Design Top, start of the top module:
module Top(
	input  clk,
	input  rst,
	output pwm_left_out,
	output pwm_right_out,
	output [3:0] ctr_dir_out,
	output [2:0] led,
	input  [1:0]hwsignal,
	output [1:0]leds_hw,
	output wire [2:0] led_pwm_ctr,
	output Trig,
	input Echo,
	output En_tag,
	output csb_En_negedge,
	input Rx,
	output Tx,
	output [7:0] data,
	output [7:0] seg_slect
    );
clock: 4.78 ns
lec_check: 0
abc_area: 1
cap_margin: 15
cell_pad_in_sites_global_placement: 0
core_margin: 2
core_utilization: 72
cts_cluster_diameter: 278
gpl_timing_driven: 1
place_density: 0.79
setup_slack_margin: 0.67
slew_margin: 20
run.sh (not shown) runs the stock make flow with config.mk's settings and CLKGATE_MAP_FILE=.
The baseline did not get past global routing (5_1_grt) with DPL-0038.
Change:
CAP_MARGIN = 20   (was 15)
CELL_PAD_IN_SITES_GLOBAL_PLACEMENT = unset   (was 0)
CTS_CLUSTER_DIAMETER = unset   (was 278)
CTS_CLUSTER_SIZE = 14   (was unset)
GPL_TIMING_DRIVEN = unset   (was 1)
PLACE_DENSITY = unset   (was 0.79)
PLACE_DENSITY_LB_ADDON = 0.15   (was unset)
SETUP_SLACK_MARGIN = 1.3   (was 0.67)
clock period = 4.43 ns   (was 4.78 ns; I/O delays follow)
Result:
- The changed run ended with an error in clock tree synthesis (4_1_cts)
- synthesized cell count stays the same
- synthesized area does not change
- die area is unchanged
Change:
ABC_AREA = unset   (was 1)
CORE_UTILIZATION = 68   (was 72)
CTS_CLUSTER_SIZE = unset   (was 14)
PLACE_DENSITY = 0.6   (was unset)
PLACE_DENSITY_LB_ADDON = unset   (was 0.15)
SETUP_SLACK_MARGIN = unset   (was 1.3)
clock period = 6.43 ns   (was 4.43 ns; I/O delays follow)
Outcome: The changed run completed and failed the layout checks on setup timing; die area goes up by about 3%; synthesized area came out lower by about 2.5%; synthesized cell count is lower by about 17%.
Change:
CORE_ASPECT_RATIO = 0.97   (was unset)
CORE_UTILIZATION = 40   (was 68)
SETUP_SLACK_MARGIN = 2.63   (was unset)
clock period = 10.0 ns   (was 6.43 ns; I/O delays follow)
Result:
- The changed run finished with timing, DRC and antenna clean
- power went down by 30%
- fmax goes down by 9.4%
- sequential cell count is unchanged
- hold slack is worse by 5.5 ps
- utilization falls by 36 points
- wire length went down by 11%
- non-clock buffer count came out lower by 132
- cell area fell by 3.2%
- area after synthesis stays the same
Change:
ABC_AREA = 1   (was unset)
CORE_ASPECT_RATIO = unset   (was 0.97)
CORE_UTILIZATION = 72   (was 40)
CTS_CLUSTER_SIZE = 73   (was unset)
MAX_ROUTING_LAYER = met4   (was unset)
PLACE_DENSITY = 0.67   (was 0.6)
SETUP_SLACK_MARGIN = unset   (was 2.63)
clock period = 5.94 ns   (was 10.0 ns; I/O delays follow)
Result: The new run produced a clean layout; fmax is higher by a quarter to a third; synthesized cell count is higher by about a fifth; via count is higher by roughly a tenth; cell count is higher by a little under a tenth; worst hold slack is worse by 11 ps; routed wire length is higher by a little under a tenth; first-iteration DRC count is higher by about a fifth.
Change:
ABC_AREA = unset   (was 1)
CORE_UTILIZATION = 42   (was 72)
CTS_CLUSTER_SIZE = unset   (was 73)
MAX_ROUTING_LAYER = unset   (was met4)
PLACE_DENSITY = 0.6   (was 0.67)
clock period = 8.99 ns   (was 5.94 ns; I/O delays follow)
Area after synthesis goes down by about 2.5%.
Worst hold slack gets better by 10 ps.
Clock skew rose by 16 ps.
Cell area went down by about 1.3%.
Sequential power came out lower by 34%.
Synthesized cell count falls by 17%.
Routed wire length came out lower by about 11%.
Non-clock buffer count is lower by 6.
Sequential cell count is unchanged.
Global-route usage falls by 17 points.

* * *

Top again, from the RTL that the note above started with.
clock: 3.99 ns
lec_check: 0
cap_margin: 15
cell_pad_in_sites_global_placement: 0
core_margin: 2
core_utilization: 66
cts_cluster_diameter: 278
gpl_timing_driven: 1
place_density: 0.79
setup_slack_margin: 0.67
slew_margin: 20
The starting point failed in global routing (5_1_grt) (ODB-0269).
Change:
ABC_AREA = 1   (was unset)
CAP_MARGIN = 20   (was 15)
CELL_PAD_IN_SITES_GLOBAL_PLACEMENT = unset   (was 0)
CORE_UTILIZATION = 70   (was 66)
CTS_CLUSTER_DIAMETER = unset   (was 278)
GPL_TIMING_DRIVEN = unset   (was 1)
PLACE_DENSITY = unset   (was 0.79)
PLACE_DENSITY_LB_ADDON = 0.11   (was unset)
SETUP_SLACK_MARGIN = 1.67   (was 0.67)
clock period = 5.6 ns   (was 3.99 ns; I/O delays follow)
The new run finished with negative setup slack left. Die size drops by 3.2%. Area after synthesis increases by 2.6%. Synthesized cell count rises by about 20%.

* * *

lane 1:
Top again, from the RTL that the note above started with.
Settings: LEC_CHECK=0, ABC_AREA=1, CAP_MARGIN=20, CORE_MARGIN=2, CORE_UTILIZATION=72, CTS_CLUSTER_DIAMETER=379, CTS_CLUSTER_SIZE=15, HOLD_SLACK_MARGIN=0.3, PLACE_DENSITY_LB_ADDON=0.07, SETUP_SLACK_MARGIN=1.43, SLEW_MARGIN=5; clock period 4.99 ns.
Lane 1 never completed; the flow aborted with a tool error in global routing.
Edits applied to the flow inputs when going from lane 1 to lane 2:
Settings: SLEW_MARGIN changed from 5 to 20; ABC_AREA removed (was 1); CTS_CLUSTER_DIAMETER removed (was 379); PLACE_DENSITY newly set to 0.6; PLACE_DENSITY_LB_ADDON removed (was 0.07); CORE_UTILIZATION changed from 72 to 40; HOLD_SLACK_MARGIN removed (was 0.3); CTS_CLUSTER_SIZE removed (was 15); SETUP_SLACK_MARGIN removed (was 1.43); the clock period (ns, I/O delays scaled along) changed from 4.99 to 8.99.
==> comparison <==
Lane 2 went all the way through the flow, and no timing, DRC or antenna check failed.
For the number of placed instances with taps included, lane 2 came in 257 lower than lane 1 did.
Going from lane 1 to lane 2, die outline height grew by more than a quarter.
Lane 2 vs lane 1: total die area up by more than half
Between lane 1 and lane 2, global placer's final weighted congestion decreased.
Lower Yosys chip area among lane 2 and lane 1: lane 2
Lane 2 against lane 1: area of the mapped netlist saw a decrease, share of the yosys chip area belonging to registers picked up an extra 0.93 points, half-perimeter wire length of the detailed placement result now sits lower.
On synthesized cell count, the higher figure sits with lane 1, not lane 2.
Looking at count of cell types in the netlist, lane 2 sits above lane 1.
In the reports for lane 2 and lane 1, the smaller yosys cell count belongs to lane 2.

* * *

== alpha ==
Top again, from the RTL that the note above started with.
==> flow/config.mk <==
export PLATFORM = sky130hd
export DESIGN_NAME = Top
export DESIGN_NICKNAME = Top
export VERILOG_FILES = /design/flow/design.v
export SDC_FILE = /design/flow/constraint.sdc
export NUM_CORES = 4
export LEC_CHECK = 0
export ABC_AREA = 1
export CAP_MARGIN = 20
export CORE_ASPECT_RATIO = 1.04
export CORE_MARGIN = 8
export CORE_UTILIZATION = 49
export CTS_CLUSTER_SIZE = 50
export GPL_ROUTABILITY_DRIVEN = 0
export GPL_TIMING_DRIVEN = 1
export HOLD_SLACK_MARGIN = 0.03
export PLACE_DENSITY_LB_ADDON = 0.1
export SETUP_SLACK_MARGIN = -0.3
export SLEW_MARGIN = 20
export TNS_END_PERCENT = 80
==> flow/constraint.sdc <==
create_clock -name core_clock -period 4.95 [get_ports {clk}]
set_input_delay 0.9900 -clock core_clock [delete_from_list [all_inputs] [get_ports {clk}]]
set_output_delay 0.9900 -clock core_clock [all_outputs]
set_load 0.01 [all_outputs]
Finished, but not clean: alpha, with setup timing.
The following lists how beta was set up differently from alpha:
Settings: swapping 8 for 2 in CORE_MARGIN; clearing GPL_TIMING_DRIVEN, which used to be 1; putting PLACE_DENSITY at 0.6 where nothing was set; clearing HOLD_SLACK_MARGIN, which used to be 0.03; clearing TNS_END_PERCENT, which used to be 80; swapping 49 for 70 in CORE_UTILIZATION; clearing CORE_ASPECT_RATIO, which used to be 1.04; clearing CTS_CLUSTER_SIZE, which used to be 50; clearing SETUP_SLACK_MARGIN, which used to be -0.3; clearing PLACE_DENSITY_LB_ADDON, which used to be 0.1; clearing GPL_ROUTABILITY_DRIVEN, which used to be 0; swapping 4.95 for 5.6 in the clock period (ns, I/O delays scaled along).
Results
The flow did not stop early for beta: all stages ran, and the layout cleared the timing, design-rule and antenna checks.
alpha vs beta, start point of the critical path: csb.turnleft_count[0]$_SDFF_PP0_ vs csb.turnleft_count[25]$_SDFF_PP0_
The hold slack on beta is in line with that on alpha.
beta vs. alpha: peak ir drop on the vdd network rose 2.2%, net total in the final layout went down 224.
Power figures rest on the tool's default switching activity, not on a simulated workload.
